==> flow/design.v <==
module regfile #(
    parameter width = 16, 
    parameter num_regs = 16, 
    parameter num_inputs = 4,
    parameter total_inputs = num_inputs + num_inputs)(
    input wire clk,
    input wire reset,
    input wire ren,
    output reg [(total_inputs+1)*width-1:0] r_data,
    output reg r_data_vld,
    input wire wen1,
    input wire [num_inputs*width-1:0] w_data1,
    output reg wr_ack1,
    input wire wen2,
    input wire [num_inputs*width-1:0] w_data2,
    output reg wr_ack2,
    input wire wen3,
    input wire [width-1:0] w_data3,
    output reg wr_ack3
);
    reg [width-1:0] registers [0:num_regs-1];
    always @(*) begin
        if (ren) begin
            for (int i = 0; i <= total_inputs; i += 1 ) begin
                r_data[i*width +: width] = registers[i];  
            end
            r_data_vld = 1'b1;
        end else begin
            for (int i = 0; i <= total_inputs; i += 1) begin
                r_data[i*width +: width] = {width{1'b0}};  
            end
            r_data_vld = 1'b0;
        end
    end
    always @(posedge clk) begin
        wr_ack1 <= 1'b0;
        wr_ack2 <= 1'b0;
        wr_ack3 <= 1'b0;
        if (reset) begin
            for (int i = 0; i < num_regs; i = i + 1) begin
                registers[i] <= {width{1'b0}};
            end
        end else if (!ren) begin
            if (wen1) begin
                for (int i = 0; i < num_inputs; i += 1) begin
                    registers[i] <= w_data1[i*width +: width]; 
                end
                wr_ack1 <= 1'b1;
            end
            if (wen2) begin
                for (int i = 0; i < num_inputs; i += 1) begin
                    registers[i + num_inputs] <= w_data2[i*width +: width]; 
                end
                wr_ack2 <= 1'b1;
            end
            if (wen3) begin
                registers[total_inputs] <= w_data3;
                wr_ack3 <= 1'b1;
            end
        end
    end
endmodule
`timescale 1ns/1ps
module mem #(
    parameter width = 16,
    parameter num_regs = 16,
    parameter num_inputs = 4,
    parameter total_inputs = num_inputs + num_inputs
) (
    input wire clk,
    input wire reset,
    input wire on_off,  
    input wire write_en1,  
    output reg write_rdy1,
    input wire [num_inputs*width-1:0] w_data_in1,
    output wire write_ack1,
    input wire write_en2,  
    output reg write_rdy2,
    input wire [num_inputs*width-1:0] w_data_in2,
    output wire write_ack2,
    input wire write_en3,  
    output reg write_rdy3,
    input wire [width-1:0] w_data_in3,
    output wire write_ack3,
    output wire [width-1:0] config_in,
    output wire [total_inputs*width-1:0] adder_inputs,
    output wire on_off_vector_fu,  
    output wire r_data_vld
);
    reg write_reg_en1, write_reg_en2, write_reg_en3;
    wire [(total_inputs+1)*width-1:0] r_data_out;
    wire read_reg_en, writing;
    wire write_ack_wire1, write_ack_wire2, write_ack_wire3;
    always @(posedge clk) begin
        if (reset) begin
            write_reg_en1 <= 0;
            write_reg_en2 <= 0;
            write_reg_en3 <= 0;
            write_rdy1 <= 1'b1;
            write_rdy2 <= 1'b1;
            write_rdy3 <= 1'b1;
        end else begin
            write_reg_en1 <= 0;
            write_reg_en2 <= 0;
            write_reg_en3 <= 0;
            if (!on_off) begin
                write_rdy1 <= (!write_en1) ? 1'b1 : 1'b0;
                write_rdy2 <= (!write_en2) ? 1'b1 : 1'b0;
                write_rdy3 <= (!write_en3) ? 1'b1 : 1'b0;
                if (write_en1 && !write_ack1) 
                    write_reg_en1 <= 1;
                if (write_en2 && !write_ack2) 
                    write_reg_en2 <= 1;
                if (write_en3 && !write_ack3) 
                    write_reg_en3 <= 1;
            end else begin
                write_rdy1 <= 1'b0;
                write_rdy2 <= 1'b0;
                write_rdy3 <= 1'b0;
            end
        end
    end
    assign writing = (write_en1 || write_en2 || write_en3);
    assign write_ack1 = write_ack_wire1;
    assign write_ack2 = write_ack_wire2;
    assign write_ack3 = write_ack_wire3;
    assign on_off_vector_fu = on_off && !writing;
    assign read_reg_en = on_off_vector_fu;
    assign config_in = r_data_out[total_inputs*width +: width];
    genvar i;
    generate
        for (i = 0; i < total_inputs; i = i + 1) begin
            assign adder_inputs[i*width +: width] = r_data_out[i*width +: width];
        end
    endgenerate
    regfile #(
        .width(width),
        .num_regs(num_regs),
        .num_inputs(num_inputs)
    ) regfile1 (
        .clk(clk),
        .reset(reset),
        .ren(read_reg_en),
        .r_data(r_data_out),
        .r_data_vld(r_data_vld),
        .wen1(write_reg_en1),
        .w_data1(w_data_in1),
        .wr_ack1(write_ack_wire1),
        .wen2(write_reg_en2),
        .w_data2(w_data_in2),
        .wr_ack2(write_ack_wire2),
        .wen3(write_reg_en3),
        .w_data3(w_data_in3),
        .wr_ack3(write_ack_wire3)
    );
endmodule
module half_adder #(parameter width = 16) (
    input wire clk,
    input wire reset,
    input wire [width-1:0] a,
    input wire [width-1:0] b,
    output reg [width-1:0] c,
    output reg carry_out,
    output reg ack,
    input wire on_off
);
    always @(posedge clk) begin
        if (reset || !on_off) begin
            c <= {width{1'b0}};
            carry_out <= 1'b0;
            ack <= 1'b0;
        end else begin
            {carry_out, c} = a + b;
            ack <= 1'b1;
        end
    end
endmodule
module full_adder #(parameter width = 16) (
    input wire clk,
    input wire reset,
    input wire [width-1:0] a,
    input wire [width-1:0] b,
    input wire carry_in,
    output reg [width-1:0] c,
    output reg carry_out,
    output reg ack,
    input wire carry_listen,
    input wire on_off
);
    always @(posedge clk) begin
        if (reset || !on_off) begin
            c <= {width{1'b0}};
            carry_out <= 1'b0;
            ack <= 1'b0;
        end else begin
            if (carry_listen) begin
                {carry_out, c} = a + b + carry_in;
                ack <= 1'b1;
            end else begin
                {carry_out, c} = a + b;
                ack <= 1'b1;
            end
        end
    end
endmodule
`timescale 1ns/1ps
module adder_fu #(
    parameter width = 16,
    parameter num_inputs = 4,
    parameter total_inputs = num_inputs + num_inputs
) (
    input wire clk,
    input wire reset,
    input wire [total_inputs*width-1:0] inputs,
    input wire on_off,
    input wire [15:0] config_in,
    output wire [num_inputs*width-1:0] outputs,
    output wire [3:0] dest_info,
    output wire ack
);
    wire carry1, carry2, carry3, carry4;
    wire ack1, ack2, ack3, ack4;
    reg a1_on_off, a2_on_off, a3_on_off, a4_on_off;
    wire [1:0] adder_config;
    assign adder_config = config_in[1:0];
    assign dest_info = config_in[5:2];
    always @(posedge clk) begin
        if (reset) begin
            a1_on_off <= 1'b0;
            a2_on_off <= 1'b0;
            a3_on_off <= 1'b0;
            a4_on_off <= 1'b0;
        end else if (on_off) begin
            case (adder_config)
                2'd0: begin  
                    a1_on_off <= 1'b1;
                    a2_on_off <= 1'b1;
                    a3_on_off <= 1'b1;
                    a4_on_off <= 1'b1;
                end
                2'd1: begin  
                    a1_on_off <= 1'b1;
                    a2_on_off <= a1_on_off;
                    a3_on_off <= 1'b1;
                    a4_on_off <= a3_on_off;
                end
                2'd3: begin  
                    a1_on_off <= 1'b1;
                    a2_on_off <= a1_on_off;
                    a3_on_off <= a2_on_off;
                    a4_on_off <= a3_on_off;
                end
                default: begin
                    a1_on_off <= 1'b0;
                    a2_on_off <= 1'b0;
                    a3_on_off <= 1'b0;
                    a4_on_off <= 1'b0;
                end
            endcase
        end else begin
                a1_on_off <= 1'b0;
                a2_on_off <= 1'b0;
                a3_on_off <= 1'b0;
                a4_on_off <= 1'b0;
        end
    end
    assign ack = ack4;
    half_adder #( .width(width) ) adder1 (
        .clk(clk),
        .reset(reset),
        .a(inputs[0*width +: width]),
        .b(inputs[4*width +: width]),
        .c(outputs[0*width +: width]),
        .carry_out(carry1),
        .ack(ack1),
        .on_off(a1_on_off)
    );
    full_adder #( .width(width) ) adder2 (
        .clk(clk),
        .reset(reset),
        .a(inputs[1*width +: width]),
        .b(inputs[5*width +: width]),
        .c(outputs[1*width +: width]),
        .carry_in(carry1),
        .carry_out(carry2),
        .carry_listen(config_in[0]),
        .on_off(a2_on_off),
        .ack(ack2)
    );
    full_adder #( .width(width) ) adder3 (
        .clk(clk),    
        .reset(reset),
        .a(inputs[2*width +: width]),
        .b(inputs[6*width +: width]),
        .c(outputs[2*width +: width]),
        .carry_in(carry2),
        .carry_out(carry3),
        .carry_listen(config_in[1]),
        .on_off(a3_on_off),
        .ack(ack3)
    );
    full_adder #( .width(width) ) adder4 (
        .clk(clk),
        .reset(reset),
        .a(inputs[3*width +: width]),
        .b(inputs[7*width +: width]),
        .c(outputs[3*width +: width]),
        .carry_in(carry3),
        .carry_out(carry4),
        .carry_listen(config_in[0]),
        .on_off(a4_on_off),
        .ack(ack4)
    );
endmodule
`timescale 1ns/1ps
module v_tile #(
    parameter width = 16,  
    parameter num_inputs = 4,  
    parameter num_regs = 16,  
    parameter total_inputs = num_inputs + num_inputs  
) (
    input wire clk,
    input wire reset,
    input wire on_off,  
    input wire write_en1,  
    output wire write_rdy1,
    input wire [num_inputs*width-1:0] w_data_in1,  
    output wire write_ack1,
    input wire write_en2,  
    output wire write_rdy2,
    input wire [num_inputs*width-1:0] w_data_in2,  
    output wire write_ack2,
    input wire write_en3,  
    output wire write_rdy3,
    input wire [width-1:0] w_data_in3,
    output wire write_ack3,
    output wire [num_inputs*width-1:0] adder_outputs,  
    output wire [3:0] dest_info,
    output wire adder_ack
);
    wire [total_inputs*width-1:0] adder_inputs;
    wire on_off_vector_fu;
    wire [15:0] config_in;
    mem #(
        .width(width),
        .num_regs(num_regs),
        .num_inputs(num_inputs)
    ) mem_inst (
        .clk(clk),
        .reset(reset),
        .on_off(on_off),
        .write_en1(write_en1),
        .write_rdy1(write_rdy1),
        .w_data_in1(w_data_in1),
        .write_ack1(write_ack1),
        .write_en2(write_en2),
        .write_rdy2(write_rdy2),
        .w_data_in2(w_data_in2),
        .write_ack2(write_ack2),
        .write_en3(write_en3),
        .write_rdy3(write_rdy3),
        .w_data_in3(w_data_in3),
        .write_ack3(write_ack3),
        .config_in(config_in),
        .adder_inputs(adder_inputs),
        .on_off_vector_fu(on_off_vector_fu)
    );
    adder_fu #(
        .width(width),
        .num_inputs(num_inputs)
    ) adder_fu_inst (
        .clk(clk),
        .reset(reset),
        .inputs(adder_inputs),  
        .on_off(on_off_vector_fu),  
        .config_in(config_in),
        .outputs(adder_outputs),
        .dest_info(dest_info),
        .ack(adder_ack)
    );
endmodule
==> flow/run.sh <==
#!/bin/bash
# the make line also repeats each setting of config.mk as NAME=value (left out here)
make -C /OpenROAD-flow-scripts/flow DESIGN_CONFIG=/design/flow/config.mk WORK_HOME=/design/flow/orfs CLKGATE_MAP_FILE= finish
==> flow/config.mk <==
export PLATFORM = sky130hd
export DESIGN_NAME = v_tile
export DESIGN_NICKNAME = v_tile
export VERILOG_FILES = /design/flow/design.v
export SDC_FILE = /design/flow/constraint.sdc
export NUM_CORES = 4
export LEC_CHECK = 0
export ABC_AREA = 1
export CAP_MARGIN = 20
export CORE_MARGIN = 2
export CORE_UTILIZATION = 69
export CTS_CLUSTER_DIAMETER = 376
export CTS_CLUSTER_SIZE = 95
export SLEW_MARGIN = 20
export TNS_END_PERCENT = 10
==> flow/constraint.sdc <==
create_clock -name core_clock -period 2.71 [get_ports {clk}]
set_input_delay 0.5420 -clock core_clock [delete_from_list [all_inputs] [get_ports {clk}]]
set_output_delay 0.5420 -clock core_clock [all_outputs]
set_load 0.01 [all_outputs]
==> impl_metrics.csv, run 1 <==
group,metric,value,unit
logic_synthesis,ff_type,"dfxtp_1",
floorplanning,fp.dieW,136,um
clock_tree,cts_root_buf,"clkbuf_16",
floorplanning,core_util_floorplan,70.0,%
clock_tree,clkSinkCount,215,
outcome,lastStage,"5_1_grt",
logic_synthesis,synth_flops,215,
floorplanning,coreArea,17200,sq um
logic_synthesis,top_cells_by_count,"nand2_1, inv_1, a21oi_1",
floorplanning,io_pins,225,
logic_synthesis,yosysTopAreaCellShare,35.8,%
grt,grt_overflow_total,74,
logic_synthesis,mux_share,0,%
clock_tree,max-clock-path-buffers,3,
place,numPortBuffers,214,
clock_tree,postCtsHoldBufs,0,
floorplanning,rows,48,
clock_tree,htreeDepth,1,
outcome,status,"aborted with a tool error",
logic_synthesis,yosys-top-cells-area,"dfxtp_1, nand2_1, a21oi_1",
logic_synthesis,most_common_cell,"nand2_1",
logic_synthesis,yosysWarnings,6,
place,gp_congestion,0.969,
logic_synthesis,edf_count,0,
logic_synthesis,syn_area_per_cell,6.57,sq um
logic_synthesis,ys_seq_share,35.8,%
logic_synthesis,compound_area_share,18.3,%
logic_synthesis,netlist_instances,1831,
logic_synthesis,synth_nets,2054,
floorplanning,die_area,18500,sq um
logic_synthesis,synth.distinct_cells,40,
logic_synthesis,synth_xor_xnor_area_share,0.219,%
logic_synthesis,yosys_area,12000,sq um
outcome,first-error,"[ERROR GRT-0232] Routing congestion too high. Check the congestion heatmap in the GUI.",
floorplanning,die_h,136,um
logic_synthesis,synth.cell_area,12000,sq um
grt,grt_use_total,68.8,%
logic_synthesis,ys_sh_adder,7.85,%
place,placed_area,15700,sq um
logic_synthesis,yosys_cells,1831,
logic_synthesis,synth-simple-area-share,26.8,%
place,dp_hpwl,29500,um
logic_synthesis,top_logic_kind,"simple AND/OR/NAND/NOR gates",
logic_synthesis,async_flop_share,0,%
clock_tree,cts_buffers,6,
logic_synthesis,top_area_cell,"dfxtp_1",
-- routing by layer --
layer,GRT usage [%],GRT overflow
met3,45.5,3
met4,74.6,32
met2,92.0,38
met5,7.78,0
met1,66.8,1
-- metrics by stage --
| stage | hold WS, ps | util [%] | instances | setup slack, ps | setup TNS [ps] |
|---|---|---|---|---|---|
| CTS | 292 | 93.5 | 2408 | -15.7 | -15.7 |
| detailed placement | 415 | 91.5 | 2392 | -982 | -40550 |
| global placement | 428 | 91.5 | 2392 | -818 | -32950 |
| floorplan | 428 | - | 1831 | -264 | -2750 |
-- repair_timing --
action / CTS
pin swaps: 13
resized: 36
endpoints found under the setup margin: 46
buffers inserted: 8
==> run 2: changes to the inputs <==
Settings changed: ABC_AREA 1 to default, CORE_UTILIZATION 69 to 66, CTS_CLUSTER_DIAMETER 376 to 117, CTS_CLUSTER_SIZE 95 to default, MAX_ROUTING_LAYER from default to met4, SETUP_SLACK_MARGIN from default to -0.25, TNS_END_PERCENT 10 to default.
Clock period 2.71 ns to 3.44 ns, I/O delays scaled along.
==> run 2 against run 1 <==
Compared with the run above: the run again fails in 5_1_grt; synthesized cell count down 19%; die size up 1.2%; area after synthesis down 3.2%.
==> impl_metrics.csv, run 2 <==
group,metric,value,unit
outcome,status,"aborted with a tool error",
outcome,lastStage,"5_1_grt",
outcome,first-error,"[ERROR GRT-0116] Global routing finished with congestion. Check the congestion regions in the DRC Viewer.",
floorplanning,rows,48,
logic_synthesis,yosys_area,11600,sq um
clock_tree,max-clock-path-buffers,3,
logic_synthesis,ys_sh_adder,8.10,%
logic_synthesis,ff_type,"dfxtp_1",
logic_synthesis,synth_nets,1706,
floorplanning,die_h,137,um
logic_synthesis,top_logic_kind,"simple AND/OR/NAND/NOR gates",
place,dp_hpwl,27300,um
place,place_worst_setup_slack,-1030,ps
floorplanning,die_area,18700,sq um
clock_tree,cts_root_buf,"clkbuf_16",
grt,grt_use_total,73.4,%
logic_synthesis,syn_area_per_cell,7.85,sq um
logic_synthesis,synth_flops,215,
logic_synthesis,async_flop_share,0,%
logic_synthesis,synth_xor_xnor_area_share,4.74,%
logic_synthesis,synth.cell_area,11600,sq um
logic_synthesis,most_common_cell,"nand2_1",
clock_tree,cts_buffers,22,
logic_synthesis,yosysWarnings,6,
logic_synthesis,yosys-top-cells-area,"dfxtp_1, nand2_1, a21oi_1",
floorplanning,io_pins,225,
logic_synthesis,mux_share,0.193,%
place,gp_congestion,0.969,
clock_tree,clkSinkCount,215,
logic_synthesis,yosysTopAreaCellShare,37.0,%
place,numPortBuffers,214,
logic_synthesis,ys_seq_share,37.0,%
logic_synthesis,top_area_cell,"dfxtp_1",
logic_synthesis,top_cells_by_count,"nand2_1, dfxtp_1, a21oi_1",
logic_synthesis,yosys_cells,1483,
floorplanning,fp.dieW,137,um
logic_synthesis,synth.distinct_cells,75,
clock_tree,htreeDepth,1,
clock_tree,postCtsHoldBufs,0,
logic_synthesis,compound_area_share,18.4,%
logic_synthesis,netlist_instances,1483,
floorplanning,coreArea,17300,sq um
grt,grt_overflow_total,10,
floorplanning,core_util_floorplan,67.3,%
logic_synthesis,edf_count,0,
logic_synthesis,synth-simple-area-share,28.4,%
[run 2: per-stage QoR]
stage	area, sq um	cells
2_1_floorplan	11800	1483
3_3_place_gp	15600	2069
3_5_place_dp	15600	2069
4_1_cts	16700	2112
[run 2: what timing repair did]
item,4_1_cts
gates cloned,1
gates resized,59
pin swaps,25
setup buffers,7
setup endpoints to repair,35
[run 2: layer usage]
metal | GRT overflow | global-route usage (%)
met1 | 0 | 70.8
met4 | 3 | 71.6
met5 | - | -
met3 | 3 | 55.0
met2 | 4 | 91.1
==> run 3: changes to the inputs <==
Settings changed: CAP_MARGIN 20 to 0, CTS_CLUSTER_DIAMETER 117 to default, MAX_ROUTING_LAYER met4 to default, SETUP_SLACK_MARGIN -0.25 to -0.22.
Clock period 3.44 ns to 3.37 ns, I/O delays scaled along.
==> run 3 against run 2 <==
Compared with the run above: the run again fails in 5_1_grt; area after synthesis did not move; synthesized cell count did not move; die size did not move.
==> impl_metrics.csv, run 3 <==
group,metric,value,unit
grt,grt_use_total,72.6,%
clock_tree,htreeDepth,1,
logic_synthesis,edf_count,0,
logic_synthesis,yosysWarnings,6,
logic_synthesis,yosys_area,11600,sq um
clock_tree,cts_root_buf,"clkbuf_16",
clock_tree,cts_buffers,23,
floorplanning,coreArea,17300,sq um
outcome,first-error,"[ERROR GRT-0116] Global routing finished with congestion. Check the congestion regions in the DRC Viewer.",
place,dp_hpwl,27600,um
logic_synthesis,ys_seq_share,37.0,%
logic_synthesis,synth.distinct_cells,75,
logic_synthesis,mux_share,0.193,%
outcome,status,"aborted with a tool error",
logic_synthesis,synth-simple-area-share,28.4,%
place,dp.cells,2072,
logic_synthesis,most_common_cell,"nand2_1",
floorplanning,fp.dieW,137,um
place,numPortBuffers,214,
logic_synthesis,ys_sh_adder,8.10,%
clock_tree,clkSinkCount,215,
floorplanning,die_h,137,um
logic_synthesis,netlist_instances,1483,
logic_synthesis,yosysTopAreaCellShare,37.0,%
grt,grt_overflow_total,80,
floorplanning,core_util_floorplan,67.3,%
logic_synthesis,top_area_cell,"dfxtp_1",
outcome,lastStage,"5_1_grt",
logic_synthesis,top_logic_kind,"simple AND/OR/NAND/NOR gates",
logic_synthesis,top_cells_by_count,"nand2_1, dfxtp_1, a21oi_1",
place,gp_congestion,0.928,
logic_synthesis,synth_xor_xnor_area_share,4.74,%
logic_synthesis,syn_area_per_cell,7.85,sq um
logic_synthesis,synth_flops,215,
logic_synthesis,synth.cell_area,11600,sq um
logic_synthesis,ff_type,"dfxtp_1",
floorplanning,io_pins,225,
floorplanning,die_area,18700,sq um
floorplanning,rows,48,
logic_synthesis,yosys-top-cells-area,"dfxtp_1, nand2_1, a21oi_1",
logic_synthesis,synth_nets,1706,
clock_tree,max-clock-path-buffers,3,
logic_synthesis,compound_area_share,18.4,%
logic_synthesis,async_flop_share,0,%
logic_synthesis,yosys_cells,1483,
[run 3: stage by stage]
step	power, mW	worst slack [ps]	TNS [ps]	area, sq um
3_3_place_gp	3.07	-860	-27750	15700
4_1_cts	5.63	-334	-5850	16700
2_1_floorplan	2.84	-427	-5670	11800
3_5_place_dp	3.10	-1060	-33720	15700
[run 3: layer usage]
layer  overflow  global-route usage, %
met1          0                   72.6
met2         29                   92.9
met3          3                   51.6
met5          2                   9.72
met4         46                   75.8
[run 3: repair_timing]
action                     CTS
gates cloned                 1
resized                     55
pin swaps                   22
hold buffers                 0
setup buffers                7
hold endpoints to repair     0
setup endpoints to repair   31
==> run 4: changes to the inputs <==
Settings changed: CAP_MARGIN 0 to 20, CELL_PAD_IN_SITES_DETAIL_PLACEMENT from default to 0, CORE_ASPECT_RATIO from default to 1.11, CORE_MARGIN 2 to 7, CORE_UTILIZATION 66 to 72, CTS_CLUSTER_SIZE from default to 41, MAX_ROUTING_LAYER from default to met4, MIN_ROUTING_LAYER from default to met2, PLACE_DENSITY_LB_ADDON from default to 0.11, SETUP_SLACK_MARGIN -0.22 to default, SLEW_MARGIN 20 to 15, TNS_END_PERCENT from default to 55.
Clock period 3.37 ns to 2.91 ns, I/O delays scaled along.
==> run 4 against run 3 <==
Compared with the run above: the run fails in 3_5_place_dp; area after synthesis did not move; die size increased by 6.5%; synthesized cell count unchanged.
==> impl_metrics.csv, run 4 <==
group,metric,value,unit
outcome,status,"aborted with a tool error",
outcome,lastStage,"3_5_place_dp",
outcome,first-error,"[ERROR DPL-0033] detailed placement checks failed during check placement.",
floorplanning,io_pins,225,
floorplanning,die_h,148,um
logic_synthesis,synth.distinct_cells,75,
floorplanning,die_area,19900,sq um
logic_synthesis,top_logic_kind,"simple AND/OR/NAND/NOR gates",
logic_synthesis,synth-simple-area-share,28.4,%
logic_synthesis,yosys_area,11600,sq um
logic_synthesis,ys_sh_adder,8.10,%
floorplanning,coreArea,15700,sq um
logic_synthesis,synth.cell_area,11600,sq um
logic_synthesis,async_flop_share,0,%
logic_synthesis,yosys_cells,1483,
logic_synthesis,netlist_instances,1483,
logic_synthesis,yosys-top-cells-area,"dfxtp_1, nand2_1, a21oi_1",
logic_synthesis,mux_share,0.193,%
logic_synthesis,top_cells_by_count,"nand2_1, dfxtp_1, a21oi_1",
logic_synthesis,compound_area_share,18.4,%
logic_synthesis,ys_seq_share,37.0,%
logic_synthesis,syn_area_per_cell,7.85,sq um
place,numPortBuffers,214,
logic_synthesis,most_common_cell,"nand2_1",
logic_synthesis,synth_flops,215,
logic_synthesis,ff_type,"dfxtp_1",
logic_synthesis,yosysWarnings,6,
floorplanning,fp.dieW,135,um
logic_synthesis,yosysTopAreaCellShare,37.0,%
floorplanning,core_util_floorplan,74.3,%
logic_synthesis,top_area_cell,"dfxtp_1",
logic_synthesis,synth_nets,1706,
logic_synthesis,edf_count,0,
logic_synthesis,synth_xor_xnor_area_share,4.74,%
floorplanning,rows,48,
place,gp_congestion,1.06,
-- run 4: metrics by stage --
step | TNS [ps] | hold WS [ps] | cell area (sq um) | power [mW]
2_1_floorplan | -17330 | 432 | 11800 | 3.28
3_3_place_gp | -50410 | 429 | 15600 | 3.56
==> run 5: changes to the inputs <==
Settings changed: ABC_AREA from default to 1, CORE_ASPECT_RATIO 1.11 to default, CTS_CLUSTER_SIZE 41 to 90, MAX_ROUTING_LAYER met4 to met5, MIN_ROUTING_LAYER met2 to default, PLACE_DENSITY_LB_ADDON 0.11 to default, SLEW_MARGIN 15 to 40, TNS_END_PERCENT 55 to 5.
Clock period 2.91 ns to 5.54 ns, I/O delays scaled along.
==> run 5 against run 4 <==
Compared with the run above: the run now finishes clean; area after synthesis up 3.3%; synthesized cell count is 23% higher; die size grew 2.9%.
==> impl_metrics.csv, run 5 <==
group,metric,value,unit
logic_synthesis,yosys_cells,1831,
critical_path,worst-path-buf-inv,3,
logic_synthesis,yosys-top-cells-area,"dfxtp_1, nand2_1, a21oi_1",
route,via_count,13600,
grt,grt_pass1_wl,63700,um
logic_synthesis,synth.distinct_cells,40,
critical_path,reg2reg_from,"mem_inst.regfile1.registers[1][0]",
clock_tree,max-clock-path-buffers,3,
floorplanning,coreArea,16500,sq um
logic_synthesis,yosysWarnings,6,
pwr,p_leak,6.35,nW
pwr,power.share.sequential,47.5,%
final_timing,rsz0062_at_grt,"no",
pwr,switchingPower,0.810,mW
final_timing,finalMaxSlewViolations,0,
critical_path,crit_top_cell,"clkdlybuf4s50_1",
clock_tree,tritoncts,"built",
clock_tree,cts_buffers,22,
floorplanning,io_pins,225,
clock_tree,htreeDepth,1,
route,drt_iter0_markers,1432,
grt,gr-usage-met2,66.8,%
floorplanning,die_h,143,um
critical_path,cpLargestDelayFamily,"buffers and inverters",
critical_path,cp.depth,6,
place,dp_hpwl,25900,um
logic_synthesis,most_common_cell,"nand2_1",
critical_path,reg2reg_to,"adder_fu_inst.adder2.carry_out",
hold_path,worstHoldStart,"mem_inst.regfile1.wr_ack3",
final_timing,holdWs,427,ps
pwr,vdd_drop_max,0.232,mV
route,drc_errors,0,
grt,grtUsageMet3,9.03,%
clock_tree,cts_root_buf,"clkbuf_16",
clock_tree,cts_resized,0,
pwr,p_int,2.60,mW
logic_synthesis,ys_sh_adder,7.85,%
grt,grt_max_degree,83,
critical_path,cp-endpoint,"dest_info[0]",
logic_synthesis,synth_xor_xnor_area_share,0.219,%
final_timing,fin_tns_setup,0,ps
grt,use_met1,41.0,%
logic_synthesis,top_area_cell,"dfxtp_1",
critical_path,r2r_slack,2560,ps
pwr,clock_net_power,1.49,mW
route,dr.pass1.iters,7,
final_timing,worst_pin_slew,793,ps
grt,grt_use_total,38.0,%
critical_path,path_cells,"clkdlybuf4s50_1, nor2_2, nand2_4, buf_12, nor2_1, clkdlybuf4s50_1",
clock_tree,cts_setup_buffers,0,
critical_path,cp_max_fo,59,
logic_synthesis,async_flop_share,0,%
pwr,powerComb,0.296,mW
finish,final_core_util,91.3,%
run,warnings,39,
finish,nets,2241,
final_timing,min_period,4530,ps
final_timing,relSlewSlack,47.1,%
route,ant_nets,0,
final_timing,fin_crit_sh,81.8,%
logic_synthesis,top_logic_kind,"simple AND/OR/NAND/NOR gates",
floorplanning,die_area,20500,sq um
logic_synthesis,netlist_instances,1831,
route,via_per_inst,6.01,
finish,syn2layout_area_growth,25.1,%
logic_synthesis,top_cells_by_count,"nand2_1, inv_1, a21oi_1",
pwr,power_density,227,nW/um^2
critical_path,startpoint,"write_en2",
logic_synthesis,edf_count,0,
final_timing,finalSetupViolCount,0,
place,numPortBuffers,214,
hold_path,hold_depth,1,
run,max-cap-violations,0,
floorplanning,rows,47,
grt,first_global_vias,13300,
grt,grt_overflow_total,0,
critical_path,end_kind,"primary output",
pwr,swShare,23.8,%
final_timing,fin_skew,11.4,ps
critical_path,critPathArrivalTime,3420,ps
logic_synthesis,yosys_area,12000,sq um
logic_synthesis,synth.cell_area,12000,sq um
hold_path,hold_end,"mem_inst.write_reg_en3",
critical_path,worst_ep_required_time,4430,ps
pwr,p_comb_share,8.7,%
grt,antenna_found_initial,3,
clock_tree,clkSinkCount,215,
logic_synthesis,syn_area_per_cell,6.57,sq um
critical_path,critical-path-max-stage-delay,570,ps
logic_synthesis,mux_share,0,%
finish,fillCellCount,756,
pwr,clockPowerShare,43.8,%
critical_path,critPathKind,"input pin to primary output",
logic_synthesis,yosysTopAreaCellShare,35.8,%
route,wire_per_inst,17.7,um
critical_path,r2r_cells,15,
floorplanning,core_util_floorplan,73.0,%
logic_synthesis,ys_seq_share,35.8,%
logic_synthesis,synth_flops,215,
outcome,status,"timing/DRC/antenna clean",
logic_synthesis,compound_area_share,18.3,%
floorplanning,fp.dieW,143,um
clock_tree,path_clk_slew,60,ps
pwr,maxPowerGroup,"sequential cells",
hold_path,min_path_type,"flop to flop",
logic_synthesis,synth-simple-area-share,26.8,%
final_timing,fmax,221,MHz
final_timing,hold_violations,0,
clock_tree,postCtsHoldBufs,0,
critical_path,startpoint_type,"input pin",
logic_synthesis,synth_nets,2054,
pwr,p_seq,1.62,mW
clock_tree,worstSkewPairLatency,520,ps
grt,grt-busiest-layer,"met2",
critical_path,crit_slowest_cell,"clkdlybuf4s50_1",
route,routed_wl,39900,um
logic_synthesis,ff_type,"dfxtp_1",
place,gp_congestion,0.981,
-- run 5: stage by stage --
step / worst slack, ps / instance area, sq um / total power, mW / cells
2_1_floorplan: 1570 / 12000 / 1.78 / 1831
3_3_place_gp: 1000 / 14300 / 1.91 / 2214
3_5_place_dp: 878 / 14300 / 1.92 / 2214
4_1_cts: 1030 / 15000 / 3.39 / 2254
5_1_grt: 856 / 15000 / 3.50 / 2255
6_report: 1010 / 15000 / 3.41 / 2257
-- run 5: area by class of cell --
type / instances / area, sq um / area share [%]
Clock inverter: 8 / 68.8 / 0.458
Antenna cell: 3 / 7.51 / 0.0499
Tap cell: 220 / 275 / 1.83
Timing Repair Buffer: 222 / 2210 / 14.7
Clock buffer: 32 / 649 / 4.32
Inverter: 294 / 1110 / 7.35
Sequential cell: 215 / 4300 / 28.6
Multi-Input combinational cell: 1263 / 6410 / 42.6
-- run 5: layer usage --
metal,wire length [um],vias up,part of all wire (%)
met2,19300,951,48
met5,26,-,0.065
met3,4170,267,10
li1,-,6236,-
met4,2490,4,6.2
met1,14000,6096,35
==> run 6: changes to the inputs <==
Settings changed: ABC_AREA 1 to default, CORE_MARGIN 7 to 2, CORE_UTILIZATION 72 to 65, CTS_CLUSTER_DIAMETER from default to 29, PLACE_DENSITY from default to 0.6, SETUP_SLACK_MARGIN from default to 1.31, TNS_END_PERCENT 5 to 45.
Clock period 5.54 ns to 4.52 ns, I/O delays scaled along.
==> run 6 against run 5 <==
Compared with the run above: synthesized cell count is 19% lower; area after synthesis decreased by 3.2%; the flow now stops in 4_1_cts; die size down 7.4%.
==> impl_metrics.csv, run 6 <==
group,metric,value,unit
floorplanning,io_pins,225,
logic_synthesis,synth_xor_xnor_area_share,4.74,%
outcome,status,"aborted with a tool error",
logic_synthesis,top_area_cell,"dfxtp_1",
logic_synthesis,yosys_area,11600,sq um
logic_synthesis,async_flop_share,0,%
logic_synthesis,yosysWarnings,6,
floorplanning,core_util_floorplan,66.8,%
place,numPortBuffers,214,
logic_synthesis,synth-simple-area-share,28.4,%
logic_synthesis,ys_sh_adder,8.10,%
floorplanning,die_h,138,um
place,placed_area,14600,sq um
logic_synthesis,compound_area_share,18.4,%
logic_synthesis,synth_flops,215,
outcome,first-error,"[ERROR DPL-0033] detailed placement checks failed during check placement.",
outcome,lastStage,"4_1_cts",
logic_synthesis,yosys_cells,1483,
floorplanning,die_area,19000,sq um
floorplanning,coreArea,17400,sq um
logic_synthesis,top_cells_by_count,"nand2_1, dfxtp_1, a21oi_1",
logic_synthesis,edf_count,0,
logic_synthesis,most_common_cell,"nand2_1",
logic_synthesis,yosysTopAreaCellShare,37.0,%
place,gp_congestion,0.905,
logic_synthesis,netlist_instances,1483,
logic_synthesis,ys_seq_share,37.0,%
floorplanning,fp.dieW,138,um
place,dp_hpwl,24600,um
logic_synthesis,synth_nets,1706,
floorplanning,rows,48,
logic_synthesis,synth.cell_area,11600,sq um
logic_synthesis,ff_type,"dfxtp_1",
logic_synthesis,mux_share,0.193,%
logic_synthesis,syn_area_per_cell,7.85,sq um
logic_synthesis,synth.distinct_cells,75,
logic_synthesis,top_logic_kind,"simple AND/OR/NAND/NOR gates",
logic_synthesis,yosys-top-cells-area,"dfxtp_1, nand2_1, a21oi_1",
## run 6: metrics by stage
step,instances,hold WS (ps),power [mW],worst slack (ps)
2_1_floorplan,1483,432,2.11,493
3_3_place_gp,1930,413,2.29,-74.9
3_5_place_dp,1931,414,2.30,-206
==> run 7: changes to the inputs <==
Settings changed: CELL_PAD_IN_SITES_DETAIL_PLACEMENT 0 to default, CORE_UTILIZATION 65 to 56, CTS_CLUSTER_DIAMETER 29 to default, CTS_CLUSTER_SIZE 90 to default, MAX_ROUTING_LAYER met5 to met4, PLACE_DENSITY 0.6 to default, SETUP_SLACK_MARGIN 1.31 to default, SLEW_MARGIN 40 to 20, TNS_END_PERCENT 45 to 55.
Clock period 4.52 ns to 2.46 ns, I/O delays scaled along.
==> run 7 against run 6 <==
Compared with the run above: the run fails in 5_1_grt; synthesized cell count unchanged; area after synthesis unchanged; die size up 16%.
==> impl_metrics.csv, run 7 <==
group,metric,value,unit
outcome,status,"aborted with a tool error",
outcome,lastStage,"5_1_grt",
clock_tree,cts_root_buf,"clkbuf_16",
logic_synthesis,synth.cell_area,11600,sq um
logic_synthesis,yosys_cells,1483,
floorplanning,core_util_floorplan,57.3,%
logic_synthesis,mux_share,0.193,%
logic_synthesis,synth_flops,215,
floorplanning,coreArea,20300,sq um
clock_tree,cts_buffers,24,
floorplanning,die_area,22000,sq um
logic_synthesis,top_area_cell,"dfxtp_1",
clock_tree,clkSinkCount,215,
logic_synthesis,async_flop_share,0,%
logic_synthesis,ff_type,"dfxtp_1",
place,dp_hpwl,26100,um
logic_synthesis,compound_area_share,18.4,%
floorplanning,fp.dieW,148,um
logic_synthesis,synth_nets,1706,
logic_synthesis,syn_area_per_cell,7.85,sq um
logic_synthesis,ys_sh_adder,8.10,%
place,numPortBuffers,214,
logic_synthesis,synth-simple-area-share,28.4,%
place,placed_area,15900,sq um
logic_synthesis,yosys_area,11600,sq um
logic_synthesis,yosysWarnings,6,
floorplanning,io_pins,225,
clock_tree,htreeDepth,1,
logic_synthesis,synth.distinct_cells,75,
logic_synthesis,top_logic_kind,"simple AND/OR/NAND/NOR gates",
logic_synthesis,yosys-top-cells-area,"dfxtp_1, nand2_1, a21oi_1",
logic_synthesis,yosysTopAreaCellShare,37.0,%
place,gp_congestion,0.922,
logic_synthesis,synth_xor_xnor_area_share,4.74,%
logic_synthesis,most_common_cell,"nand2_1",
clock_tree,max-clock-path-buffers,3,
logic_synthesis,netlist_instances,1483,
floorplanning,die_h,148,um
logic_synthesis,ys_seq_share,37.0,%
floorplanning,rows,52,
logic_synthesis,top_cells_by_count,"nand2_1, dfxtp_1, a21oi_1",
logic_synthesis,edf_count,0,
run 7: stage by stage:
step	worst slack [ps]	hold WS (ps)	std cells
floorplan	-1160	432	1483
global placement	-1640	438	2128
detailed placement	-1870	442	2128
CTS	-863	268	2224
run 7: timing repair:
item	CTS
hold buffers	0
gates resized	228
pin swaps	136
endpoints found under the setup margin	66
hold endpoints to repair	0
setup buffers	58
cloned	6
==> run 8: changes to the inputs <==
Settings changed: CELL_PAD_IN_SITES_DETAIL_PLACEMENT from default to 0, CORE_UTILIZATION 56 to 65, CTS_CLUSTER_SIZE from default to 90, PLACE_DENSITY_LB_ADDON from default to 0.25, SETUP_SLACK_MARGIN from default to 1.71, SLEW_MARGIN 20 to 40, TNS_END_PERCENT 55 to 45.
Clock period 2.46 ns to 5.86 ns, I/O delays scaled along.
==> run 8 against run 7 <==
Compared with the run above: the run now finishes clean; area after synthesis unchanged; die size decreased by 13%; synthesized cell count unchanged.
==> impl_metrics.csv, run 8 <==
group,metric,value,unit
logic_synthesis,yosys_area,11600,sq um
route,drt_iter0_markers,894,
logic_synthesis,synth-simple-area-share,28.4,%
clock_tree,max-clock-path-buffers,3,
finish,fillCellCount,930,
critical_path,r2r_cells,13,
critical_path,r2r_slack,2560,ps
run,max-cap-violations,0,
logic_synthesis,yosysTopAreaCellShare,37.0,%
final_timing,finalSetupViolCount,0,
logic_synthesis,yosys_cells,1483,
grt,first_global_vias,10900,
logic_synthesis,synth_nets,1706,
finish,seq_area,4300,sq um
outcome,status,"timing/DRC/antenna clean",
final_timing,holdWs,424,ps
place,dp_hpwl,21700,um
route,via_count,11600,
hold_path,min_path_type,"flop to flop",
logic_synthesis,syn_area_per_cell,7.85,sq um
logic_synthesis,ff_type,"dfxtp_1",
clock_tree,tritoncts,"built",
finish,layout.area.comb,7400,sq um
final_timing,worst_pin_slew,737,ps
critical_path,path_cells,"buf_8, nor4b_4, buf_4, bufbuf_16, and2_1, ha_2, a211oi_4, o211ai_1, a31oi_1, o21ai_1, a2111oi_2, a311oi_2, o41ai_2, o41ai_1",
logic_synthesis,yosys-top-cells-area,"dfxtp_1, nand2_1, a21oi_1",
route,dr.pass1.iters,5,
logic_synthesis,top_logic_kind,"simple AND/OR/NAND/NOR gates",
logic_synthesis,synth_xor_xnor_area_share,4.74,%
clock_tree,htreeDepth,1,
logic_synthesis,synth.distinct_cells,75,
place,gp_congestion,0.937,
pwr,p_leak,5.96,nW
clock_tree,postCtsHoldBufs,0,
floorplanning,fp.dieW,138,um
grt,grt_max_degree,87,
critical_path,startpoint,"write_en3",
route,via_per_inst,6.00,
final_timing,fmax,235,MHz
floorplanning,coreArea,17400,sq um
clock_tree,path_clk_slew,60,ps
critical_path,cp-endpoint,"adder_fu_inst.adder4.c[15]",
grt,gr-usage-met2,58.3,%
final_timing,rsz0062_at_grt,"yes",
grt,grt_use_total,34.5,%
pwr,power.share.sequential,48.1,%
critical_path,reg2reg_from,"mem_inst.regfile1.registers[6][0]",
hold_path,worstHoldStart,"mem_inst.regfile1.wr_ack2",
final_timing,finalMaxSlewViolations,0,
logic_synthesis,netlist_instances,1483,
pwr,power_density,205,nW/um^2
critical_path,cpLargestDelayFamily,"AND-OR/OR-AND gates",
clock_tree,cts_root_buf,"clkbuf_16",
finish,nets,1909,
logic_synthesis,mux_share,0.193,%
final_timing,final.setup.worst_slack,1610,ps
floorplanning,rows,48,
logic_synthesis,ys_seq_share,37.0,%
critical_path,reg2reg_to,"adder_fu_inst.adder3.c[15]",
logic_synthesis,yosysWarnings,6,
critical_path,end_kind,"flop",
pwr,vdd_drop_max,0.303,mV
logic_synthesis,edf_count,0,
floorplanning,io_pins,225,
hold_path,hold_end,"mem_inst.write_reg_en2",
floorplanning,core_util_floorplan,66.8,%
pwr,p_comb_share,7.5,%
hold_path,hold_depth,1,
logic_synthesis,async_flop_share,0,%
finish,syn2layout_area_growth,32.0,%
final_timing,hold_violations,0,
grt,grt-busiest-layer,"met2",
logic_synthesis,synth.cell_area,11600,sq um
grt,antenna_found_initial,6,
logic_synthesis,compound_area_share,18.4,%
critical_path,critPathArrivalTime,4630,ps
pwr,switchingPower,0.714,mW
logic_synthesis,ys_sh_adder,8.10,%
grt,grt_overflow_total,0,
critical_path,worst-path-buf-inv,3,
critical_path,worst_ep_required_time,6240,ps
route,drc_errors,0,
final_timing,min_period,4250,ps
critical_path,crit_slowest_cell,"a2111oi_2",
clock_tree,clkSinkCount,215,
pwr,swShare,22.7,%
place,place_worst_setup_slack,352,ps
pwr,powerComb,0.235,mW
pwr,clock_net_power,1.40,mW
critical_path,critPathKind,"input pin to flop",
pwr,p_int,2.43,mW
floorplanning,die_h,138,um
grt,use_met1,39.5,%
place,numPortBuffers,214,
route,ant_nets,0,
final_timing,fin_skew,10.9,ps
pwr,p_seq,1.51,mW
clock_tree,cts_buffers,23,
critical_path,critical-path-max-stage-delay,460,ps
route,wire_per_inst,17.8,um
pwr,maxPowerGroup,"sequential cells",
route,routed_wl,34500,um
run,warnings,39,
final_timing,relSlewSlack,50.8,%
final_timing,fin_tns_setup,0,ps
logic_synthesis,top_cells_by_count,"nand2_1, dfxtp_1, a21oi_1",
logic_synthesis,top_area_cell,"dfxtp_1",
final_timing,fin_crit_sh,72.6,%
pwr,clockPowerShare,44.4,%
clock_tree,worstSkewPairLatency,520,ps
critical_path,cp_max_fo,15,
logic_synthesis,synth_flops,215,
grt,grtUsageMet3,5.52,%
logic_synthesis,most_common_cell,"nand2_1",
grt,grt_pass1_wl,50900,um
critical_path,startpoint_type,"input pin",
critical_path,cp.depth,14,
floorplanning,die_area,19000,sq um
[run 8: cell type report]
cell class	instances	share of cell area (%)
Clock buffer	34	4.21
Inverter	23	0.562
Multi-Input combinational cell	1171	48.2
Sequential cell	215	28.0
Antenna cell	7	0.114
Tap cell	225	1.83
Timing Repair Buffer	252	16.6
Clock inverter	8	0.448
[run 8: layer usage]
layer  up-vias  wire length (um)
li1       5498                 -
met1      5379             13100
met2       565             17000
met3       162              2700
met4         0              1750
met5         -                 0
[run 8: stage by stage]
stage          instances  total power, mW  area (sq um)  util, %
6_report            1935             3.14         15400     88.2
5_1_grt             1934             3.22         15400     88.2
4_1_cts             1918             3.14         15000     86.0
3_5_place_dp        1858             1.76         14000     80.3
3_3_place_gp        1858             1.75         14000     80.3
2_1_floorplan       1483             1.63         11800        -
[run 8: repair_timing]
action	CTS	global route
setup buffers	16	9
resized	42	59
gates cloned	2	1
pin swaps	20	24
endpoints found under the setup margin	44	24
==> run 9: changes to the inputs <==
Settings changed: CELL_PAD_IN_SITES_DETAIL_PLACEMENT 0 to default, CORE_UTILIZATION 65 to 59, CTS_CLUSTER_SIZE 90 to 95, MAX_ROUTING_LAYER met4 to default, PLACE_DENSITY_LB_ADDON 0.25 to default, SETUP_SLACK_MARGIN 1.71 to default, SLEW_MARGIN 40 to 20, TNS_END_PERCENT 45 to default.
Clock period 5.86 ns to 3.86 ns, I/O delays scaled along.
==> run 9 against run 8 <==
Compared with the run above: now fails the layout checks on negative setup slack; die size rose by 9.9%; hold slack improved by 14 ps; clock skew rose by 13 ps; sequential cell count did not move; combinational power rose by 57%; synthesized cell count did not move; critical path type unchanged; critical endpoint unchanged; critical path depth rose by 1; final area rose by 8.7%; worst setup slack got worse by 1700 ps; power rose by 54%.
==> impl_metrics.csv, run 9 <==
group,metric,value,unit
logic_synthesis,yosys-top-cells-area,"dfxtp_1, nand2_1, a21oi_1",
hold_path,hold_end,"mem_inst.write_reg_en2",
critical_path,reg2reg_from,"mem_inst.regfile1.registers[2][0]",
pwr,p_seq,2.30,mW
critical_path,r2r_slack,670,ps
route,via_count,12200,
finish,syn2layout_area_growth,43.4,%
final_timing,fmax,256,MHz
pwr,p_comb_share,7.7,%
clock_tree,cts_buffers,23,
logic_synthesis,top_area_cell,"dfxtp_1",
logic_synthesis,ff_type,"dfxtp_1",
logic_synthesis,ys_sh_adder,8.10,%
clock_tree,worstSkewPairLatency,530,ps
route,ant_nets,0,
logic_synthesis,syn_area_per_cell,7.85,sq um
final_timing,finalSetupViolCount,2,
floorplanning,fp.dieW,144,um
final_timing,relSlewSlack,49.8,%
logic_synthesis,synth-simple-area-share,28.4,%
place,place_worst_setup_slack,-728,ps
logic_synthesis,yosys_area,11600,sq um
clock_tree,postCtsHoldBufs,0,
route,wire_per_inst,17.1,um
logic_synthesis,async_flop_share,0,%
outcome,so.violations,"negative setup slack",
clock_tree,cts_root_buf,"clkbuf_16",
hold_path,hold_depth,1,
logic_synthesis,top_cells_by_count,"nand2_1, dfxtp_1, a21oi_1",
floorplanning,coreArea,19400,sq um
pwr,clockPowerShare,44.7,%
finish,nets,2088,
logic_synthesis,synth_flops,215,
critical_path,startpoint_type,"input pin",
grt,grt_pass1_wl,57400,um
critical_path,crit_slowest_cell,"or4_4",
place,gp_congestion,0.945,
final_timing,final.setup.worst_slack,-49.2,ps
grt,grt_max_degree,66,
logic_synthesis,yosysWarnings,6,
final_timing,rsz0062_at_grt,"yes",
logic_synthesis,compound_area_share,18.4,%
logic_synthesis,synth.distinct_cells,75,
logic_synthesis,edf_count,0,
pwr,clock_net_power,2.16,mW
logic_synthesis,yosysTopAreaCellShare,37.0,%
final_timing,min_period,3910,ps
final_timing,fin_skew,24.3,ps
pwr,p_leak,6.84,nW
clock_tree,htreeDepth,1,
final_timing,hold_violations,0,
critical_path,critPathKind,"input pin to flop",
clock_tree,path_clk_slew,60,ps
logic_synthesis,yosys_cells,1483,
final_timing,finalMaxSlewViolations,0,
critical_path,cp-endpoint,"adder_fu_inst.adder4.c[15]",
grt,first_global_vias,12000,
logic_synthesis,mux_share,0.193,%
critical_path,end_kind,"flop",
critical_path,r2r_cells,11,
floorplanning,core_util_floorplan,60.0,%
grt,grt_use_total,34.1,%
grt,antenna_found_initial,2,
run,max-cap-violations,0,
critical_path,worst-path-buf-inv,5,
critical_path,path_cells,"dlygate4sd2_1, nor4b_4, buf_4, buf_12, buf_6, and2_4, buf_4, fa_2, a211oi_2, o211ai_1, a31oi_1, xor2_1, or4_4, o41ai_4, o41ai_2",
grt,grt_overflow_total,0,
pwr,powerComb,0.369,mW
final_timing,worst_pin_slew,753,ps
route,drt_iter0_markers,758,
critical_path,reg2reg_to,"adder_fu_inst.adder3.c[12]",
finish,final_core_util,86.0,%
final_timing,fin_crit_sh,101,%
critical_path,worst_ep_required_time,4260,ps
critical_path,cpLargestDelayFamily,"AND-OR/OR-AND gates",
outcome,status,"failed layout checks",
run,warnings,40,
logic_synthesis,synth.cell_area,11600,sq um
logic_synthesis,ys_seq_share,37.0,%
clock_tree,clkSinkCount,215,
floorplanning,die_h,144,um
critical_path,startpoint,"on_off",
critical_path,critPathArrivalTime,4310,ps
place,dp_hpwl,25700,um
critical_path,crit_top_cell,"buf_4",
logic_synthesis,synth_nets,1706,
logic_synthesis,top_logic_kind,"simple AND/OR/NAND/NOR gates",
pwr,vdd_drop_max,0.354,mV
hold_path,worstHoldStart,"mem_inst.regfile1.wr_ack2",
pwr,swShare,23.3,%
route,drc_errors,0,
floorplanning,io_pins,225,
pwr,maxPowerGroup,"sequential cells",
hold_path,min_path_type,"flop to flop",
floorplanning,die_area,20900,sq um
critical_path,cp_max_fo,15,
pwr,p_int,3.70,mW
floorplanning,rows,51,
pwr,switchingPower,1.13,mW
pwr,power.share.sequential,47.6,%
route,via_per_inst,5.70,
clock_tree,tritoncts,"built",
critical_path,critical-path-max-stage-delay,590,ps
clock_tree,max-clock-path-buffers,3,
route,routed_wl,36800,um
route,dr.pass1.iters,7,
place,numPortBuffers,214,
pwr,power_density,289,nW/um^2
critical_path,cp.depth,15,
logic_synthesis,synth_xor_xnor_area_share,4.74,%
logic_synthesis,netlist_instances,1483,
logic_synthesis,most_common_cell,"nand2_1",
[run 9: routing by layer]
layer / vias up / global-route usage [%] / routed length, um
met3: 124 / 5.66 / 2260
met2: 461 / 62.1 / 18800
li1: 5859 / - / -
met4: 2 / 14.3 / 1460
met5: - / 0 / 13
met1: 5784 / 39.6 / 14300
[run 9: what timing repair did]
| item | 4_1_cts | 5_1_grt |
|---|---|---|
| endpoints found under the setup margin | 17 | 18 |
| cloned | 1 | 0 |
| pin swaps | 20 | 21 |
| gates resized | 24 | 35 |
| setup buffers | 4 | 6 |
[run 9: final cells by class]
cell class | instances | area [sq um]
Antenna cell | 1 | 2.50
Clock buffer | 33 | 643
Sequential cell | 215 | 4300
Fill cell | 1168 | 2710
Timing Repair Buffer | 431 | 3850
Inverter | 23 | 86.3
Multi-Input combinational cell | 1171 | 7390
Clock inverter | 8 | 82.6
Tap cell | 265 | 332
[run 9: per-stage QoR]
| step | total power, mW | TNS, ps | instance area [sq um] | instances | hold slack (ps) |
|---|---|---|---|---|---|
| finish | 4.83 | -59.7 | 16700 | 2147 | 438 |
| global route | 4.96 | -648 | 16700 | 2147 | 450 |
| CTS | 4.83 | 0 | 16500 | 2140 | 434 |
| detailed placement | 2.70 | -18480 | 15600 | 2094 | 426 |
| global placement | 2.69 | -14320 | 15600 | 2094 | 418 |
| floorplan | 2.48 | -188 | 11800 | 1483 | 432 |
==> run 10: changes to the inputs <==
Settings changed: CELL_PAD_IN_SITES_DETAIL_PLACEMENT from default to 0, CORE_UTILIZATION 59 to 65, CTS_CLUSTER_DIAMETER from default to 29, CTS_CLUSTER_SIZE 95 to 90, HOLD_SLACK_MARGIN from default to -0.09, MAX_ROUTING_LAYER from default to met4, PLACE_DENSITY_LB_ADDON from default to 0.25, SETUP_SLACK_MARGIN from default to 1.31, SLEW_MARGIN 20 to 40, TNS_END_PERCENT from default to 45.
Clock period 3.86 ns to 4.74 ns, I/O delays scaled along.
==> run 10 against run 9 <==
Compared with the run above: the flow now stops in 5_1_grt; area after synthesis unchanged; die size decreased by 9.0%; synthesized cell count unchanged.
==> impl_metrics.csv, run 10 <==
group,metric,value,unit
place,place_worst_setup_slack,-194,ps
floorplanning,core_util_floorplan,66.8,%
clock_tree,postCtsHoldBufs,0,
logic_synthesis,netlist_instances,1483,
logic_synthesis,synth_xor_xnor_area_share,4.74,%
clock_tree,cts_root_buf,"clkbuf_16",
clock_tree,cts_buffers,41,
place,gp_congestion,0.957,
clock_tree,max-clock-path-buffers,3,
logic_synthesis,synth_flops,215,
logic_synthesis,synth-simple-area-share,28.4,%
clock_tree,htreeDepth,2,
logic_synthesis,compound_area_share,18.4,%
logic_synthesis,syn_area_per_cell,7.85,sq um
logic_synthesis,yosys_area,11600,sq um
outcome,status,"aborted with a tool error",
logic_synthesis,top_logic_kind,"simple AND/OR/NAND/NOR gates",
logic_synthesis,top_area_cell,"dfxtp_1",
logic_synthesis,synth_nets,1706,
clock_tree,clkSinkCount,215,
place,placed_area,14300,sq um
logic_synthesis,yosysWarnings,6,
logic_synthesis,edf_count,0,
logic_synthesis,ff_type,"dfxtp_1",
outcome,first-error,"[ERROR GRT-0116] Global routing finished with congestion. Check the congestion regions in the DRC Viewer.",
floorplanning,fp.dieW,138,um
floorplanning,coreArea,17400,sq um
logic_synthesis,ys_seq_share,37.0,%
logic_synthesis,async_flop_share,0,%
floorplanning,io_pins,225,
place,dp.cells,1894,
logic_synthesis,yosys_cells,1483,
logic_synthesis,ys_sh_adder,8.10,%
logic_synthesis,synth.cell_area,11600,sq um
floorplanning,rows,48,
floorplanning,die_area,19000,sq um
logic_synthesis,most_common_cell,"nand2_1",
logic_synthesis,top_cells_by_count,"nand2_1, dfxtp_1, a21oi_1",
logic_synthesis,synth.distinct_cells,75,
floorplanning,die_h,138,um
logic_synthesis,yosys-top-cells-area,"dfxtp_1, nand2_1, a21oi_1",
place,dp_hpwl,23400,um
place,numPortBuffers,214,
grt,grt_overflow_total,6,
logic_synthesis,mux_share,0.193,%
outcome,lastStage,"5_1_grt",
grt,grt_use_total,77.5,%
logic_synthesis,yosysTopAreaCellShare,37.0,%
[run 10: routing by layer]
metal	global-route usage (%)	GRT overflow
met2	90.9	1
met3	66.0	1
met4	73.9	4
met1	75.1	0
met5	-	-
[run 10: repair_timing]
action | 4_1_cts
resized | 179
setup buffers | 40
pin swaps | 56
setup endpoints to repair | 53
gates cloned | 6
==> run 11: changes to the inputs <==
Settings changed: ABC_AREA from default to 1, CAP_MARGIN 20 to 0, CELL_PAD_IN_SITES_GLOBAL_PLACEMENT from default to 3, CORE_ASPECT_RATIO from default to 1.57, CORE_MARGIN 2 to 7, CORE_UTILIZATION 65 to 35, CTS_CLUSTER_DIAMETER 29 to 213, GPL_ROUTABILITY_DRIVEN from default to 1, HOLD_SLACK_MARGIN -0.09 to default, MAX_ROUTING_LAYER met4 to met5, PLACE_DENSITY_LB_ADDON 0.25 to 0.23, SETUP_SLACK_MARGIN 1.31 to -0.37.
Clock period 4.74 ns to 7.45 ns, I/O delays scaled along.
==> run 11 against run 10 <==
Compared with the run above: the flow stops in 3_3_place_gp; die size grew 110%; synthesized cell count up 23%; area after synthesis is 3.3% higher.
==> impl_metrics.csv, run 11 <==
group,metric,value,unit
outcome,status,"aborted with a tool error",
outcome,lastStage,"3_3_place_gp",
outcome,first-error,"[ERROR FLW-0024] Place density exceeds 1.0 (current PLACE_DENSITY_LB_ADDON =  0.23). Please check if the value of  PLACE_DENSITY_LB_ADDON is between 0 and 0.99.",
logic_synthesis,edf_count,0,
floorplanning,io_pins,225,
floorplanning,die_area,39900,sq um
logic_synthesis,compound_area_share,18.3,%
logic_synthesis,yosys_area,12000,sq um
logic_synthesis,yosysWarnings,6,
floorplanning,core_util_floorplan,35.8,%
floorplanning,coreArea,33600,sq um
logic_synthesis,synth_xor_xnor_area_share,0.219,%
logic_synthesis,synth.distinct_cells,40,
logic_synthesis,most_common_cell,"nand2_1",
logic_synthesis,ys_seq_share,35.8,%
logic_synthesis,yosys-top-cells-area,"dfxtp_1, nand2_1, a21oi_1",
logic_synthesis,mux_share,0,%
logic_synthesis,synth_nets,2054,
logic_synthesis,synth.cell_area,12000,sq um
floorplanning,rows,84,
logic_synthesis,top_area_cell,"dfxtp_1",
logic_synthesis,yosysTopAreaCellShare,35.8,%
floorplanning,die_h,246,um
logic_synthesis,top_cells_by_count,"nand2_1, inv_1, a21oi_1",
logic_synthesis,synth_flops,215,
floorplanning,fp.dieW,162,um
logic_synthesis,synth-simple-area-share,26.8,%
logic_synthesis,top_logic_kind,"simple AND/OR/NAND/NOR gates",
logic_synthesis,yosys_cells,1831,
logic_synthesis,ff_type,"dfxtp_1",
logic_synthesis,syn_area_per_cell,6.57,sq um
logic_synthesis,ys_sh_adder,7.85,%
logic_synthesis,netlist_instances,1831,
logic_synthesis,async_flop_share,0,%
==> run 12: changes to the inputs <==
Settings changed: CAP_MARGIN 0 to 20, CELL_PAD_IN_SITES_DETAIL_PLACEMENT 0 to default, CELL_PAD_IN_SITES_GLOBAL_PLACEMENT 3 to default, CORE_ASPECT_RATIO 1.57 to 0.88, CORE_MARGIN 7 to 2, CORE_UTILIZATION 35 to 72, CTS_CLUSTER_DIAMETER 213 to 238, CTS_CLUSTER_SIZE 90 to 61, GPL_ROUTABILITY_DRIVEN 1 to default, MAX_ROUTING_LAYER met5 to met4, PLACE_DENSITY_LB_ADDON 0.23 to 0.06, SETUP_SLACK_MARGIN -0.37 to 0.87, SLEW_MARGIN 40 to 20, TNS_END_PERCENT 45 to default.
Clock period 7.45 ns to 2.93 ns, I/O delays scaled along.
==> run 12 against run 11 <==
Compared with the run above: the run fails in 4_1_cts; area after synthesis unchanged; die size down 55%; synthesized cell count unchanged.
==> impl_metrics.csv, run 12 <==
group,metric,value,unit
logic_synthesis,async_flop_share,0,%
logic_synthesis,top_cells_by_count,"nand2_1, inv_1, a21oi_1",
logic_synthesis,edf_count,0,
floorplanning,die_h,125,um
logic_synthesis,netlist_instances,1831,
logic_synthesis,yosys_cells,1831,
outcome,status,"aborted with a tool error",
logic_synthesis,yosys_area,12000,sq um
floorplanning,io_pins,225,
logic_synthesis,synth-simple-area-share,26.8,%
logic_synthesis,yosysWarnings,6,
logic_synthesis,yosys-top-cells-area,"dfxtp_1, nand2_1, a21oi_1",
logic_synthesis,top_logic_kind,"simple AND/OR/NAND/NOR gates",
logic_synthesis,synth_xor_xnor_area_share,0.219,%
logic_synthesis,yosysTopAreaCellShare,35.8,%
logic_synthesis,syn_area_per_cell,6.57,sq um
place,gp_congestion,1.04,
floorplanning,rows,44,
floorplanning,coreArea,16400,sq um
logic_synthesis,mux_share,0,%
outcome,first-error,"[ERROR DPL-0038] Utilization greater than 100%, impossible to legalize",
place,place_worst_setup_slack,-935,ps
logic_synthesis,ys_seq_share,35.8,%
logic_synthesis,ys_sh_adder,7.85,%
floorplanning,fp.dieW,142,um
place,numPortBuffers,214,
logic_synthesis,synth.cell_area,12000,sq um
floorplanning,die_area,17800,sq um
logic_synthesis,ff_type,"dfxtp_1",
floorplanning,core_util_floorplan,73.3,%
logic_synthesis,synth.distinct_cells,40,
logic_synthesis,synth_nets,2054,
outcome,lastStage,"4_1_cts",
logic_synthesis,compound_area_share,18.3,%
logic_synthesis,most_common_cell,"nand2_1",
place,dp_hpwl,34500,um
logic_synthesis,synth_flops,215,
logic_synthesis,top_area_cell,"dfxtp_1",
run 12: stage by stage:
stage	instance area (sq um)	instances	setup TNS (ps)	power, mW
detailed placement	15800	2371	-36170	3.72
floorplan	12200	1831	-244	3.37
global placement	15800	2371	-23180	3.67
==> run 13: changes to the inputs <==
Settings changed: ABC_AREA 1 to default, CORE_ASPECT_RATIO 0.88 to default, CTS_CLUSTER_DIAMETER 238 to default, CTS_CLUSTER_SIZE 61 to default.
Clock period 2.93 ns to 4.5 ns, I/O delays scaled along.
==> run 13 against run 12 <==
Compared with the run above: the run again fails in 4_1_cts; area after synthesis fell by 3.2%; die size fell by 3.1%; synthesized cell count fell by 19%.
==> impl_metrics.csv, run 13 <==
group,metric,value,unit
logic_synthesis,synth.distinct_cells,75,
logic_synthesis,yosysWarnings,6,
floorplanning,coreArea,15800,sq um
logic_synthesis,netlist_instances,1483,
logic_synthesis,compound_area_share,18.4,%
logic_synthesis,top_area_cell,"dfxtp_1",
logic_synthesis,synth-simple-area-share,28.4,%
floorplanning,rows,46,
logic_synthesis,yosys-top-cells-area,"dfxtp_1, nand2_1, a21oi_1",
floorplanning,die_h,131,um
logic_synthesis,yosysTopAreaCellShare,37.0,%
logic_synthesis,ys_sh_adder,8.10,%
logic_synthesis,edf_count,0,
logic_synthesis,most_common_cell,"nand2_1",
place,place_worst_setup_slack,-346,ps
logic_synthesis,yosys_area,11600,sq um
logic_synthesis,ff_type,"dfxtp_1",
outcome,first-error,"[ERROR DPL-0038] Utilization greater than 100%, impossible to legalize",
floorplanning,io_pins,225,
logic_synthesis,synth_nets,1706,
logic_synthesis,top_cells_by_count,"nand2_1, dfxtp_1, a21oi_1",
floorplanning,die_area,17200,sq um
place,numPortBuffers,214,
place,placed_area,14600,sq um
place,dp_hpwl,27200,um
logic_synthesis,synth_xor_xnor_area_share,4.74,%
logic_synthesis,synth.cell_area,11600,sq um
outcome,lastStage,"4_1_cts",
floorplanning,core_util_floorplan,73.5,%
outcome,status,"aborted with a tool error",
floorplanning,fp.dieW,131,um
logic_synthesis,ys_seq_share,37.0,%
place,dp.cells,1926,
logic_synthesis,yosys_cells,1483,
logic_synthesis,mux_share,0.193,%
logic_synthesis,syn_area_per_cell,7.85,sq um
logic_synthesis,synth_flops,215,
place,gp_congestion,0.970,
logic_synthesis,async_flop_share,0,%
logic_synthesis,top_logic_kind,"simple AND/OR/NAND/NOR gates",
## run 13: per-stage QoR
stage,power [mW],TNS [ps]
after global placement,2.29,-685
after detailed placement,2.31,-3210
after floorplan,2.12,0
==> run 14: changes to the inputs <==
Settings changed: ABC_AREA from default to 1, CORE_ASPECT_RATIO from default to 0.88, CTS_CLUSTER_DIAMETER from default to 238, CTS_CLUSTER_SIZE from default to 84, SETUP_SLACK_MARGIN 0.87 to 0.71.
Clock period 4.5 ns to 2.38 ns, I/O delays scaled along.
==> run 14 against run 13 <==
Compared with the run above: the run fails in 3_5_place_dp; area after synthesis rose by 3.3%; synthesized cell count is 23% higher; die size is 3.2% higher.
==> impl_metrics.csv, run 14 <==
group,metric,value,unit
outcome,status,"aborted with a tool error",
outcome,lastStage,"3_5_place_dp",
outcome,first-error,"[ERROR DPL-0033] detailed placement checks failed during check placement.",
floorplanning,fp.dieW,142,um
logic_synthesis,edf_count,0,
logic_synthesis,top_logic_kind,"simple AND/OR/NAND/NOR gates",
logic_synthesis,synth_flops,215,
place,gp_congestion,1.03,
place,numPortBuffers,214,
logic_synthesis,synth_xor_xnor_area_share,0.219,%
floorplanning,core_util_floorplan,73.3,%
logic_synthesis,yosys_cells,1831,
logic_synthesis,yosysWarnings,6,
logic_synthesis,ys_seq_share,35.8,%
logic_synthesis,synth-simple-area-share,26.8,%
logic_synthesis,compound_area_share,18.3,%
logic_synthesis,syn_area_per_cell,6.57,sq um
logic_synthesis,top_cells_by_count,"nand2_1, inv_1, a21oi_1",
logic_synthesis,mux_share,0,%
logic_synthesis,yosys_area,12000,sq um
logic_synthesis,top_area_cell,"dfxtp_1",
floorplanning,io_pins,225,
logic_synthesis,synth_nets,2054,
logic_synthesis,netlist_instances,1831,
logic_synthesis,ys_sh_adder,7.85,%
logic_synthesis,yosysTopAreaCellShare,35.8,%
floorplanning,rows,44,
logic_synthesis,synth.distinct_cells,40,
floorplanning,coreArea,16400,sq um
logic_synthesis,synth.cell_area,12000,sq um
logic_synthesis,yosys-top-cells-area,"dfxtp_1, nand2_1, a21oi_1",
logic_synthesis,async_flop_share,0,%
floorplanning,die_area,17800,sq um
floorplanning,die_h,125,um
logic_synthesis,most_common_cell,"nand2_1",
logic_synthesis,ff_type,"dfxtp_1",
==> run 14: stage by stage <==
step              instance area [sq um]  total power [mW]  setup WS, ps  instances  setup TNS (ps)
floorplan                         12200              4.15          -506       1831          -10670
global placement                  16100              4.53         -1040       2398          -50470
Power is estimated from default activity; no workload was simulated.
